==> flow/design.v <==
module Decoder (
input  wire [1:0] IN ,
output reg  [3:0] OUT
);
always @(*)
  begin
  OUT = 4'b0000 ;
    case (IN)
     2'b00 : OUT = 4'b0001 ;
     2'b01 : OUT = 4'b0010 ;          
     2'b10 : OUT = 4'b0100 ;     
     2'b11 : OUT = 4'b1000 ;     
   endcase
 end 
 endmodule
module ARITHMATIC_UNIT
  #(parameter IN_DATA_WIDTH= 16,
              OUT_DATA_WIDTH=16
  )
  (
  input wire      [IN_DATA_WIDTH-1:0]        A,
  input wire      [IN_DATA_WIDTH-1:0]        B,
  input wire      [1:0]                      ALU_FUN,
  input wire                                 Clk,
  input wire                                 RST,
  input wire                                 Arithmaitc_Enable,
  output reg     [OUT_DATA_WIDTH-1:0]       Arith_out,
  output reg                                Arith_Flag,
  output reg                                Carry_out
  );
   reg     [OUT_DATA_WIDTH-1:0]       Arith_out_signal;
   reg     [1:0]                      Arith_Flag_signal;
   wire                              Carry_out_signal;
always@(posedge Clk or negedge RST)
begin
  if(!RST)
    begin
      Arith_out<=0;
      Arith_Flag<=0;
      Carry_out<=0;
    end
  else 
    begin
     Arith_out<=Arith_out_signal;
     Arith_Flag<=Arith_Flag_signal;
     Carry_out<=Carry_out_signal;
    end
end
always@(*)
begin
  Arith_out_signal=16'b0;
  Arith_Flag_signal=1'b0;
  if(Arithmaitc_Enable)
    begin
      case(ALU_FUN)
        2'b00:begin
          Arith_out_signal=A+B;
            Arith_Flag_signal=1'b1;
        end
        2'b01:begin
          Arith_out_signal=A-B;
            Arith_Flag_signal=1'b1;
        end
        2'b10:begin
          Arith_out_signal=A*B;
            Arith_Flag_signal=1'b1;
        end
        2'b11:begin
          Arith_out_signal=(B==0)?32'h0000FFFF:A/B;
            Arith_Flag_signal=1'b1;
        end   
    endcase
    end
    else
      begin
        Arith_out_signal=16'b0;
        Arith_Flag_signal=1'b0;
      end
end
assign  Carry_out_signal= Arith_out_signal[IN_DATA_WIDTH];
endmodule
module LOGIC_UNIT
   #(parameter IN_DATA_WIDTH= 16,
              OUT_DATA_WIDTH=16
  )
  (
  input wire      [IN_DATA_WIDTH-1:0]        A,
  input wire      [IN_DATA_WIDTH-1:0]        B,
  input wire      [1:0]                      ALU_FUN,
  input wire                                 Clk,
  input wire                                 RST,
  input wire                                 LOGIC_Enable,
  output reg     [OUT_DATA_WIDTH-1:0]        LOGICAL_out,
  output reg                                 LOGICAL_Flag
  );
  reg [OUT_DATA_WIDTH-1:0]        LOGICAL_out_signal;
  reg                             LOGICAL_Flag_siganl;
  always@(posedge Clk or negedge RST)
  begin
    if(!RST)
      begin
      LOGICAL_out<=16'b0;
      LOGICAL_Flag<=1'b0;
      end
    else
      begin
      LOGICAL_out<=LOGICAL_out_signal;
      LOGICAL_Flag<=LOGICAL_Flag_siganl;
      end
  end
  always@(*)
  begin
    LOGICAL_Flag_siganl=1'b0;
    LOGICAL_out_signal=16'b0;
    if(LOGIC_Enable)
      begin
        case(ALU_FUN)
           2'b00 : begin
              LOGICAL_out_signal = A & B ;
              LOGICAL_Flag_siganl = 1'b1 ;              
		      end
          2'b01 : begin
              LOGICAL_out_signal = A | B ;
              LOGICAL_Flag_siganl = 1'b1 ;           
		      end
         2'b10 : begin
              LOGICAL_out_signal = ~(A & B) ;
              LOGICAL_Flag_siganl = 1'b1 ;           
		      end
         2'b11 : begin
              LOGICAL_out_signal = ~(A | B) ;
              LOGICAL_Flag_siganl = 1'b1 ;           
		      end
		    endcase
		   end
		   else
		     begin
		        LOGICAL_Flag_siganl=1'b0;
            LOGICAL_out_signal=16'b0;
		       end
		end
		endmodule
module SHIFT_UNIT  
   #(parameter IN_DATA_WIDTH= 16,
              OUT_DATA_WIDTH=16
  )
  (
  input wire      [IN_DATA_WIDTH-1:0]        A,
  input wire      [IN_DATA_WIDTH-1:0]        B,
  input wire      [1:0]                      ALU_FUN,
  input wire                                 Clk,
  input wire                                 RST,
  input wire                                 SHIFT_Enable,
  output reg     [OUT_DATA_WIDTH-1:0]        SHIFT_OUT,
  output reg                                 SHIFT_FLAG
  );
  reg [OUT_DATA_WIDTH-1:0]        SHIFT_OUT_SIGNAL;
  reg                             SHIFT_FLAG_SIGNAL;
  always@(posedge Clk or negedge RST)
  begin
    if(!RST)
      begin
        SHIFT_OUT<=16'b0;
        SHIFT_FLAG<=1'b0;
      end
    else
      begin
      SHIFT_OUT<=SHIFT_OUT_SIGNAL;
      SHIFT_FLAG<=SHIFT_FLAG_SIGNAL;
      end
  end
  always@(*)
  begin 
    SHIFT_OUT_SIGNAL = 1'b0 ;
    SHIFT_FLAG_SIGNAL = 1'b0 ;
	if(SHIFT_Enable)
      case (ALU_FUN)
      2'b00 : begin
              SHIFT_OUT_SIGNAL = A >> 1  ;
              SHIFT_FLAG_SIGNAL = 1'b1 ;              
		      end
      2'b01 : begin
              SHIFT_OUT_SIGNAL = A << 1 ;
              SHIFT_FLAG_SIGNAL = 1'b1 ;           
		      end
      2'b10 : begin
              SHIFT_OUT_SIGNAL = B >> 1 ;
              SHIFT_FLAG_SIGNAL = 1'b1 ;           
		      end
      2'b11 : begin
              SHIFT_OUT_SIGNAL = B << 1 ;
              SHIFT_FLAG_SIGNAL = 1'b1 ;           
		      end
      endcase
	else
	 begin
      SHIFT_OUT_SIGNAL = 1'b0 ;
      SHIFT_FLAG_SIGNAL = 1'b0 ;
     end
 end
 endmodule
module CMP_UNIT 
  #(parameter IN_DATA_WIDTH= 16,
              OUT_DATA_WIDTH=16
  )
    (
  input wire      [IN_DATA_WIDTH-1:0]        A,
  input wire      [IN_DATA_WIDTH-1:0]        B,
  input wire      [1:0]                      ALU_FUN,
  input wire                                 Clk,
  input wire                                 RST,
  input wire                                 CMP_Enable,
  output reg     [OUT_DATA_WIDTH-1:0]        CMP_out,
  output reg                                 CMP_Flag
  );
  reg [OUT_DATA_WIDTH-1:0]        CMP_out_signal;
  reg                             CMP_Flag_siganl;
  always@(posedge Clk or negedge RST)
  begin
    if(!RST)
      begin
        CMP_out<=16'b0;
        CMP_Flag<=1'b0; 
      end
    else
      begin
      CMP_out<=CMP_out_signal;
      CMP_Flag<=CMP_Flag_siganl;
      end
  end
  always@(*)
  begin
    CMP_Flag_siganl=1'b0;
    CMP_out_signal=16'b0;
    if(CMP_Enable)
      begin
        case(ALU_FUN)
           2'b00 : begin
              CMP_out_signal = 16'b0  ;
              CMP_Flag_siganl = 1'b1 ;              
		               end
           2'b01 : begin
              CMP_Flag_siganl = 1'b1 ;  
              if (A==B)
                CMP_out_signal = 16'b1;
              else
                CMP_out_signal = 16'b0;			  
		               end
          2'b10 : begin
              CMP_Flag_siganl = 1'b1 ;  
              if (A>B)
                CMP_out_signal = 16'b10;
              else
                CMP_out_signal = 16'b0;			  
		              end
          2'b11 : begin
              CMP_Flag_siganl = 1'b1 ; 
              if (A<B)
                CMP_out_signal = 16'b11;
              else
                CMP_out_signal = 16'b0;			  
		              end
		         endcase
		     end
		   else
		     begin
		        CMP_Flag_siganl=1'b0;
            CMP_out_signal=16'b0;
		       end
		end
		endmodule
module ALU_TOP 
  #(parameter INDATA_WIDTH=16,
              Arithmatic_width=INDATA_WIDTH+INDATA_WIDTH,
              Logic_Width= INDATA_WIDTH,
              Shift_Width=INDATA_WIDTH,
              CMP_Width=3
  )
(
input wire [INDATA_WIDTH-1:0]           A,
input wire [INDATA_WIDTH-1:0]           B,
input wire [3:0]                        ALU_FUN,
input wire                              CLK,
input wire                              RST,
output wire [Arithmatic_width-1:0]      Arith_OUT,
output wire [Logic_Width-1:0]           Logic_OUT,
output wire [Shift_Width-1:0]           Shift_OUT,
output wire [CMP_Width-1:0]             CMP_OUT,
output wire                             Arith_FLAG,
output wire                             Carry_OUT,
output wire                             Logic_FLAG,
output wire                             Shift_FLAG,
output wire                             CMP_FLAG
);
wire                  Arith_enable ;
wire                  Logic_enable ;
wire                  Shift_enable ;
wire                  CMP_enable ;
Decoder mapping_Decoder(
.IN(ALU_FUN[3:2]),
.OUT({Shift_enable,CMP_enable,Logic_enable,Arith_enable})
);
ARITHMATIC_UNIT #(.IN_DATA_WIDTH(INDATA_WIDTH),.OUT_DATA_WIDTH(Arithmatic_width))mapping_Arith
(
.A(A),
.B(B),
.ALU_FUN(ALU_FUN[1:0]),
.Clk(CLK),
.RST(RST),
.Arithmaitc_Enable(Arith_enable),
.Arith_out(Arith_OUT),
.Arith_Flag(Arith_FLAG),
.Carry_out(Carry_OUT)
);
LOGIC_UNIT #(.IN_DATA_WIDTH(INDATA_WIDTH),.OUT_DATA_WIDTH(Logic_Width))mapping_Logic
(
.A(A),
.B(B),
.ALU_FUN(ALU_FUN[1:0]),
.Clk(CLK),
.RST(RST),
.LOGIC_Enable(Logic_enable),
.LOGICAL_out(Logic_OUT),
.LOGICAL_Flag(Logic_FLAG)
);
SHIFT_UNIT  #(.IN_DATA_WIDTH(INDATA_WIDTH),.OUT_DATA_WIDTH(Shift_Width))mapping_Shift
(
.A(A),
.B(B),
.ALU_FUN(ALU_FUN[1:0]),
.Clk(CLK),
.RST(RST),
.SHIFT_Enable(Shift_enable),
.SHIFT_OUT(Shift_OUT),
.SHIFT_FLAG(Shift_FLAG)
);
CMP_UNIT #(.IN_DATA_WIDTH(INDATA_WIDTH),.OUT_DATA_WIDTH(CMP_Width))mapping_Cmp
(
.A(A),
.B(B),
.ALU_FUN(ALU_FUN[1:0]),
.Clk(CLK),
.RST(RST),
.CMP_Enable(CMP_enable),
.CMP_out(CMP_OUT),
.CMP_Flag(CMP_FLAG)
);
endmodule
Settings: LEC_CHECK=0, CAP_MARGIN=0, CORE_MARGIN=2, CORE_UTILIZATION=69, CTS_CLUSTER_DIAMETER=340, MAX_ROUTING_LAYER=met4, SLEW_MARGIN=20; clock period 99.9 ns.
run.sh (not shown) runs the stock make flow with config.mk's settings and CLKGATE_MAP_FILE=.
The baseline completed and failed the layout checks on setup timing.
Then changed:
- CAP_MARGIN: 0 -> 20
- CORE_UTILIZATION: 69 -> 40
- CTS_CLUSTER_DIAMETER: 340 -> unset
- MAX_ROUTING_LAYER: met4 -> unset
- clock period: 99.9 -> 107.0 ns (I/O delays scaled with it)
After rerunning: The new run completed with no timing, DRC or antenna violations; critical path depth came out lower by 5; routed wire length came out lower by a few percent; count of clock-buffer cells in the layout does not change; design area came out lower slightly; via count came out lower by roughly a tenth; area after synthesis stays the same; setup slack improved by 6400 ps; worst hold slack improved by 1400 ps; utilization came out lower by 36 points; global-route usage came out lower by 20 points.
Then changed:
- CORE_UTILIZATION: 40 -> 24
- TNS_END_PERCENT: unset -> 40
- clock period: 107.0 -> 110.0 ns (I/O delays scaled with it)
The changed run produced a clean layout.
Final area is about the same.
Routed wire length went up slightly.
Core utilization goes down by 20 points.
Count of clock-buffer cells in the layout is unchanged.
Non-clock buffer count came out lower by 76.
Sequential share of layout area is about the same.
Worst setup slack improved by 850 ps.
Cell count increases by roughly a tenth.
Die size rose by well over a third.
Global-route usage went down by 11 points.
Then changed:
- CORE_UTILIZATION: 24 -> 58
- CTS_CLUSTER_SIZE: unset -> 99
- SETUP_SLACK_MARGIN: unset -> -2.0
Final cell count fell by 18%.
Area after synthesis does not change.
Die area falls by 58%.
Then changed:
- CORE_UTILIZATION: 58 -> 40
- CTS_CLUSTER_SIZE: 99 -> unset
- SETUP_SLACK_MARGIN: -2.0 -> unset
- TNS_END_PERCENT: 40 -> unset
What happened: Non-clock buffer count came out higher by 81; die area increases by 44%; sequential share of layout area decreases by 0.19 points; routed wire length climbs by 3.1%; cell area went up by 4.3%.
